==> build 6 <==
// multiple_rounds
module multiple_rounds#(parameter N = 32, parameter M= 20)(
  input clk, input rst,
  input wire [N-1:0] a,
  input wire [N-1:0] b,
  input wire [N-1:0] c,
  input wire [N-1:0] d,
  output wire [N-1:0] a_out,
  output wire [N-1:0] b_out,
  output wire [N-1:0] c_out,
  output wire [N-1:0] d_out,
  output reg ready);
==> flow/config.mk <==
export PLATFORM = sky130hd
export DESIGN_NAME = multiple_rounds
export DESIGN_NICKNAME = multiple_rounds
export VERILOG_FILES = /design/flow/design.v
export SDC_FILE = /design/flow/constraint.sdc
export NUM_CORES = 4
export LEC_CHECK = 0
export CAP_MARGIN = 20
export CORE_MARGIN = 2
export CORE_UTILIZATION = 72
export PLACE_DENSITY_LB_ADDON = 0.2
export SETUP_SLACK_MARGIN = 2.2
export SLEW_MARGIN = 20
==> flow/constraint.sdc <==
create_clock -name core_clock -period 14.0 [get_ports {clk}]
set_input_delay 2.8000 -clock core_clock [delete_from_list [all_inputs] [get_ports {clk}]]
set_output_delay 2.8000 -clock core_clock [all_outputs]
set_load 0.01 [all_outputs]
run.sh (not shown) runs the stock make flow with config.mk's settings and CLKGATE_MAP_FILE=.
==> trial 8: changes against build 6 <==
Settings changed: CAP_MARGIN 20 to 25, CELL_PAD_IN_SITES_DETAIL_PLACEMENT from default to 1, CORE_ASPECT_RATIO from default to 1.92, CORE_MARGIN 2 to 7, CORE_UTILIZATION 72 to 45, CTS_CLUSTER_DIAMETER from default to 119, GPL_ROUTABILITY_DRIVEN from default to 0, GPL_TIMING_DRIVEN from default to 1, PLACE_DENSITY from default to 0.44, PLACE_DENSITY_LB_ADDON 0.2 to default, SETUP_SLACK_MARGIN 2.2 to 3.28, SLEW_MARGIN 20 to 25, TNS_END_PERCENT from default to 5.
==> flow/constraint.sdc (replaced) <==
create_clock -name core_clock -period 24.2 [get_ports {clk}]
set_input_delay 4.8400 -clock core_clock [delete_from_list [all_inputs] [get_ports {clk}]]
set_output_delay 4.8400 -clock core_clock [all_outputs]
set_load 0.01 [all_outputs]
==> build 28: changes against build 6 <==
Settings changed: CAP_MARGIN 20 to 25, CELL_PAD_IN_SITES_DETAIL_PLACEMENT from default to 0, CORE_ASPECT_RATIO from default to 1.18, CORE_UTILIZATION 72 to 62, CTS_CLUSTER_DIAMETER from default to 51, CTS_CLUSTER_SIZE from default to 15, GPL_TIMING_DRIVEN from default to 1, HOLD_SLACK_MARGIN from default to -0.01, MAX_ROUTING_LAYER from default to met5, PLACE_DENSITY_LB_ADDON 0.2 to 0.29, SETUP_SLACK_MARGIN 2.2 to 2.23.
==> flow/constraint.sdc (replaced) <==
create_clock -name core_clock -period 8.77 [get_ports {clk}]
set_input_delay 1.7540 -clock core_clock [delete_from_list [all_inputs] [get_ports {clk}]]
set_output_delay 1.7540 -clock core_clock [all_outputs]
set_load 0.01 [all_outputs]
==> qor summary <==
                                                                            trial 8                        build 28                  build 6
Result of the run                                           complete, no violations                  did not finish  complete, no violations
Stage where the flow stopped                                                      -  clock tree synthesis (4_1_cts)                        -
Placeable core region                                                  233300 sq um                    169100 sq um             145400 sq um
Setup repair after global routing missed its margin                           false                               -                     true
Final ANT Viol Nets                                                               0                               -                        0
Resize count post-CTS                                                             0                               -                      351
Clock buffer count                                                              180                               -                      196
First-pass GRT wire length                                           733400 microns                               -           590200 microns
Relative max-transition margin                                               0.1536                               -                   0.1104
Chip area                                                              248500 sq um                    173200 sq um             149400 sq um
Overall routed net length                                            528700 microns                               -           429300 microns
Post-synthesis to final-layout area growth                                   11.79%                               -                   16.60%
Post-route standard cell area excluding fillers                        117800 sq um                               -             122800 sq um
Fraction of area in clock buffers and inverters                             0.04322                               -                  0.04195
Combined buffer and inverter count along the critical path                        1                               -                        5
Pin count of the biggest net entering global routing                            171                               -                      179
CP Capture Point                                                        b_hold_5[1]                               -              b_hold_7[2]
Startpoint class of the critical path                                     flip-flop                               -                flip-flop

---

==> build 13 <==
Starting RTL as in the previous note.
make LEC_CHECK=0 CAP_MARGIN=25 CELL_PAD_IN_SITES_DETAIL_PLACEMENT=0 CORE_ASPECT_RATIO=1.18 CORE_MARGIN=2 CORE_UTILIZATION=58 GPL_TIMING_DRIVEN=1 HOLD_SLACK_MARGIN=0.27 MAX_ROUTING_LAYER=met5 SETUP_SLACK_MARGIN=1.87 SLEW_MARGIN=20 finish   # period 12.0 ns
==> trial 37 (differences from build 13) <==
==> flow/config.mk (replaced) <==
export PLATFORM = sky130hd
export DESIGN_NAME = multiple_rounds
export DESIGN_NICKNAME = multiple_rounds
export VERILOG_FILES = /design/flow/design.v
export SDC_FILE = /design/flow/constraint.sdc
export NUM_CORES = 4
export LEC_CHECK = 0
export CAP_MARGIN = 20
export CORE_MARGIN = 2
export CORE_UTILIZATION = 72
export CTS_CLUSTER_SIZE = 53
export HOLD_SLACK_MARGIN = -0.1
export PLACE_DENSITY_LB_ADDON = 0.26
export SLEW_MARGIN = 20
==> flow/constraint.sdc (replaced) <==
create_clock -name core_clock -period 11.4 [get_ports {clk}]
set_input_delay 2.2800 -clock core_clock [delete_from_list [all_inputs] [get_ports {clk}]]
set_output_delay 2.2800 -clock core_clock [all_outputs]
set_load 0.01 [all_outputs]
==> build 72 (differences from build 13) <==
--- a/flow/config.mk
+++ b/flow/config.mk
@@ -9,9 +9,12 @@
 export CELL_PAD_IN_SITES_DETAIL_PLACEMENT = 0
-export CORE_ASPECT_RATIO = 1.18
-export CORE_MARGIN = 2
-export CORE_UTILIZATION = 58
-export GPL_TIMING_DRIVEN = 1
-export HOLD_SLACK_MARGIN = 0.27
+export CELL_PAD_IN_SITES_GLOBAL_PLACEMENT = 2
+export CORE_ASPECT_RATIO = 0.92
+export CORE_MARGIN = 8
+export CORE_UTILIZATION = 54
+export CTS_CLUSTER_DIAMETER = 39
+export CTS_CLUSTER_SIZE = 96
+export GPL_TIMING_DRIVEN = 0
 export MAX_ROUTING_LAYER = met5
-export SETUP_SLACK_MARGIN = 1.87
+export PLACE_DENSITY_LB_ADDON = 0.15
 export SLEW_MARGIN = 20
+export TNS_END_PERCENT = 40
==> flow/constraint.sdc (replaced) <==
create_clock -name core_clock -period 20.5 [get_ports {clk}]
set_input_delay 4.1000 -clock core_clock [delete_from_list [all_inputs] [get_ports {clk}]]
set_output_delay 4.1000 -clock core_clock [all_outputs]
set_load 0.01 [all_outputs]
==> results <==
metric	build 72	trial 37	build 13
Inserted Clock Buffers	218	153	149
Area occupied by multi-input gates	0.0686 mm^2	-	0.0751 mm^2
Antenna viol nets, final	0	-	0
Iteration tally of the first detailed-router pass	9	-	8
Hold Worst Slack	0.691 ns	-	0.692 ns
Count of endpoints failing hold in the final timing report	0	-	0
Row Count	155	140	169
Metal1 wirelength	179000 um	-	160000 um
Combinational gates	8843	-	8843
Status	finished clean	did not finish	finished clean
Stage where the flow stopped	-	5_1_grt	-
Count of pins over their slew limit	0	-	0
Drt wl/cell	29.0 um	-	31.0 um
Final min period	16.21 ns	-	11.49 ns
Overall chip area	0.209 mm^2	0.149 mm^2	0.185 mm^2
Width of the die	476 um	386 um	396 um
Number of clock buffer instances in the layout	238	-	192
